==> 01-27 <==
==> flow/design.v (excerpt) <==
module milestone1 (
		input logic clock,                    
		input logic Resetn,
		input logic Enable,
		output	logic [17:0] SRAM_address,
		output 	logic [15:0] SRAM_write_data,
		output	logic SRAM_we_n,
		input		logic [15:0] SRAM_read_data,
		output   logic M1_end
);
export LEC_CHECK = 0
export ABC_AREA = 1
export CAP_MARGIN = 20
export CORE_MARGIN = 2
export CORE_UTILIZATION = 65
export CTS_CLUSTER_DIAMETER = 206
export HOLD_SLACK_MARGIN = -0.1
export MAX_ROUTING_LAYER = met4
export PLACE_DENSITY_LB_ADDON = 0.05
export SETUP_SLACK_MARGIN = 3.48
export SLEW_MARGIN = 20
export TNS_END_PERCENT = 80
create_clock -name core_clock -period 12.0 [get_ports {clock}]
run.sh (not shown) runs the stock make flow with config.mk's settings and CLKGATE_MAP_FILE=.
==> inputs of 08-01, as changes to 01-27 <==
CTS_CLUSTER_DIAMETER = not set   (was 206)
HOLD_SLACK_MARGIN = not set   (was -0.1)
MAX_ROUTING_LAYER = not set   (was met4)
PLACE_DENSITY_LB_ADDON = not set   (was 0.05)
SETUP_SLACK_MARGIN = not set   (was 3.48)
TNS_END_PERCENT = not set   (was 80)
==> flow/constraint.sdc (replaced) <==
create_clock -name core_clock -period 17.1 [get_ports {clock}]
set_input_delay 3.4200 -clock core_clock [delete_from_list [all_inputs] [get_ports {clock}]]
set_output_delay 3.4200 -clock core_clock [all_outputs]
set_load 0.01 [all_outputs]
==> inputs of 06-13, as changes to 01-27 <==
ABC_AREA = not set   (was 1)
CTS_CLUSTER_DIAMETER = not set   (was 206)
HOLD_SLACK_MARGIN = not set   (was -0.1)
MAX_ROUTING_LAYER = not set   (was met4)
PLACE_DENSITY_LB_ADDON = not set   (was 0.05)
SETUP_SLACK_MARGIN = not set   (was 3.48)
TNS_END_PERCENT = not set   (was 80)
==> flow/constraint.sdc (replaced) <==
create_clock -name core_clock -period 13.3 [get_ports {clock}]
set_input_delay 2.6600 -clock core_clock [delete_from_list [all_inputs] [get_ports {clock}]]
set_output_delay 2.6600 -clock core_clock [all_outputs]
set_load 0.01 [all_outputs]
==> inputs of 03-05, as changes to 01-27 <==
ABC_AREA = not set   (was 1)
CELL_PAD_IN_SITES_GLOBAL_PLACEMENT = 1   (was not set)
CORE_ASPECT_RATIO = 0.56   (was not set)
CORE_UTILIZATION = 67   (was 65)
GPL_ROUTABILITY_DRIVEN = 1   (was not set)
HOLD_SLACK_MARGIN = 0.27   (was -0.1)
MAX_ROUTING_LAYER = not set   (was met4)
PLACE_DENSITY_LB_ADDON = not set   (was 0.05)
SETUP_SLACK_MARGIN = not set   (was 3.48)
TNS_END_PERCENT = not set   (was 80)
==> flow/constraint.sdc (replaced) <==
create_clock -name core_clock -period 22.0 [get_ports {clock}]
set_input_delay 4.4000 -clock core_clock [delete_from_list [all_inputs] [get_ports {clock}]]
set_output_delay 4.4000 -clock core_clock [all_outputs]
set_load 0.01 [all_outputs]
==> comparison <==
01-27 finished but failed the layout checks on setup timing. 03-05 completed without violations. 06-13 finished but fails on setup timing. 08-01 produced a clean layout.
First-iteration DRC count: 01-27 > 03-05 > 08-01 > 06-13.
Sequential share of layout area: 08-01 is lower than 03-05 (0.69 points).
Via count: 03-05 < 06-13 < 08-01 < 01-27.

========
==> job 7016 <==
milestone1 again, from the RTL that the note above started with.
==> flow/config.mk <==
export PLATFORM = sky130hd
export DESIGN_NAME = milestone1
export DESIGN_NICKNAME = milestone1
export VERILOG_FILES = /design/flow/design.v
export SDC_FILE = /design/flow/constraint.sdc
export NUM_CORES = 4
export LEC_CHECK = 0
export CAP_MARGIN = 20
export CELL_PAD_IN_SITES_DETAIL_PLACEMENT = 2
export CORE_ASPECT_RATIO = 1.08
export CORE_MARGIN = 7
export CORE_UTILIZATION = 38
export GPL_ROUTABILITY_DRIVEN = 1
export GPL_TIMING_DRIVEN = 1
export MAX_ROUTING_LAYER = met5
export MIN_ROUTING_LAYER = met1
export SETUP_SLACK_MARGIN = -0.1
export SLEW_MARGIN = 20
export TNS_END_PERCENT = 75
==> flow/constraint.sdc <==
create_clock -name core_clock -period 24.2 [get_ports {clock}]
set_input_delay 4.8400 -clock core_clock [delete_from_list [all_inputs] [get_ports {clock}]]
set_output_delay 4.8400 -clock core_clock [all_outputs]
set_load 0.01 [all_outputs]
==> job 5317: changes against job 7016 <==
CAP_MARGIN = 40   (was 20)
CELL_PAD_IN_SITES_DETAIL_PLACEMENT = 0   (was 2)
CORE_ASPECT_RATIO = 0.54   (was 1.08)
CORE_MARGIN = 5   (was 7)
CORE_UTILIZATION = 62   (was 38)
CTS_CLUSTER_DIAMETER = 354   (was unset)
GPL_ROUTABILITY_DRIVEN = 0   (was 1)
MAX_ROUTING_LAYER = unset   (was met5)
MIN_ROUTING_LAYER = unset   (was met1)
SETUP_SLACK_MARGIN = unset   (was -0.1)
TNS_END_PERCENT = unset   (was 75)
==> flow/constraint.sdc (replaced) <==
create_clock -name core_clock -period 20.0 [get_ports {clock}]
set_input_delay 4.0000 -clock core_clock [delete_from_list [all_inputs] [get_ports {clock}]]
set_output_delay 4.0000 -clock core_clock [all_outputs]
set_load 0.01 [all_outputs]
==> job 959: changes against job 7016 <==
ABC_AREA = 1   (was unset)
CELL_PAD_IN_SITES_DETAIL_PLACEMENT = unset   (was 2)
CORE_ASPECT_RATIO = unset   (was 1.08)
CORE_MARGIN = 2   (was 7)
CORE_UTILIZATION = 70   (was 38)
CTS_CLUSTER_SIZE = 72   (was unset)
GPL_ROUTABILITY_DRIVEN = unset   (was 1)
GPL_TIMING_DRIVEN = unset   (was 1)
MAX_ROUTING_LAYER = unset   (was met5)
MIN_ROUTING_LAYER = unset   (was met1)
SETUP_SLACK_MARGIN = -0.95   (was -0.1)
TNS_END_PERCENT = unset   (was 75)
==> flow/constraint.sdc (replaced) <==
create_clock -name core_clock -period 13.0 [get_ports {clock}]
set_input_delay 2.6000 -clock core_clock [delete_from_list [all_inputs] [get_ports {clock}]]
set_output_delay 2.6000 -clock core_clock [all_outputs]
set_load 0.01 [all_outputs]
==> results.toml <==
# generated from flow reports
[synthesis]
topCellsByArea = "fa_1 29%, dfrtp_1 18%, ha_1 11%, inv_1 7.1%, nand2_1 4.9%"
simple_gate_share = 0.124

[outcome]
run_status = "finished clean"

[grt]
met2_usage = 0.492

[final_layout]
layout.nonclk_buf_frac = 0.0293

[final_timing]
fin_crit_ns = 18.07
the above is filed under job 5317

==> results.toml <==
# generated from flow reports
[final_timing]
slew_viol_final = 0

[synthesis]
topCellsByArea = "fa_1 29%, dfrtp_1 18%, ha_1 11%, inv_1 7.1%, nand2_1 4.9%"
simple_gate_share = 0.124

[grt]
met2_usage = 0.624

[placement]
place.gp.congestion = 0.996

[outcome]
run_status = "finished clean"

[final_layout]
layout.nonclk_buf_frac = 0.0203
the above is filed under job 7016

==> results.toml <==
# generated from flow reports
[synthesis]
topCellsByArea = "fa_1 27%, dfrtp_1 17%, inv_1 11%, ha_1 11%, nand2_1 8.5%"
simple_gate_share = 0.179

[final_timing]
setup_violations = 82
setup_ws_ns = -2.67

[outcome]
violations = "setup timing"
run_status = "finished with violations"

[grt]
met2_usage = 0.805

[power_and_ir_drop]
the above is filed under job 959

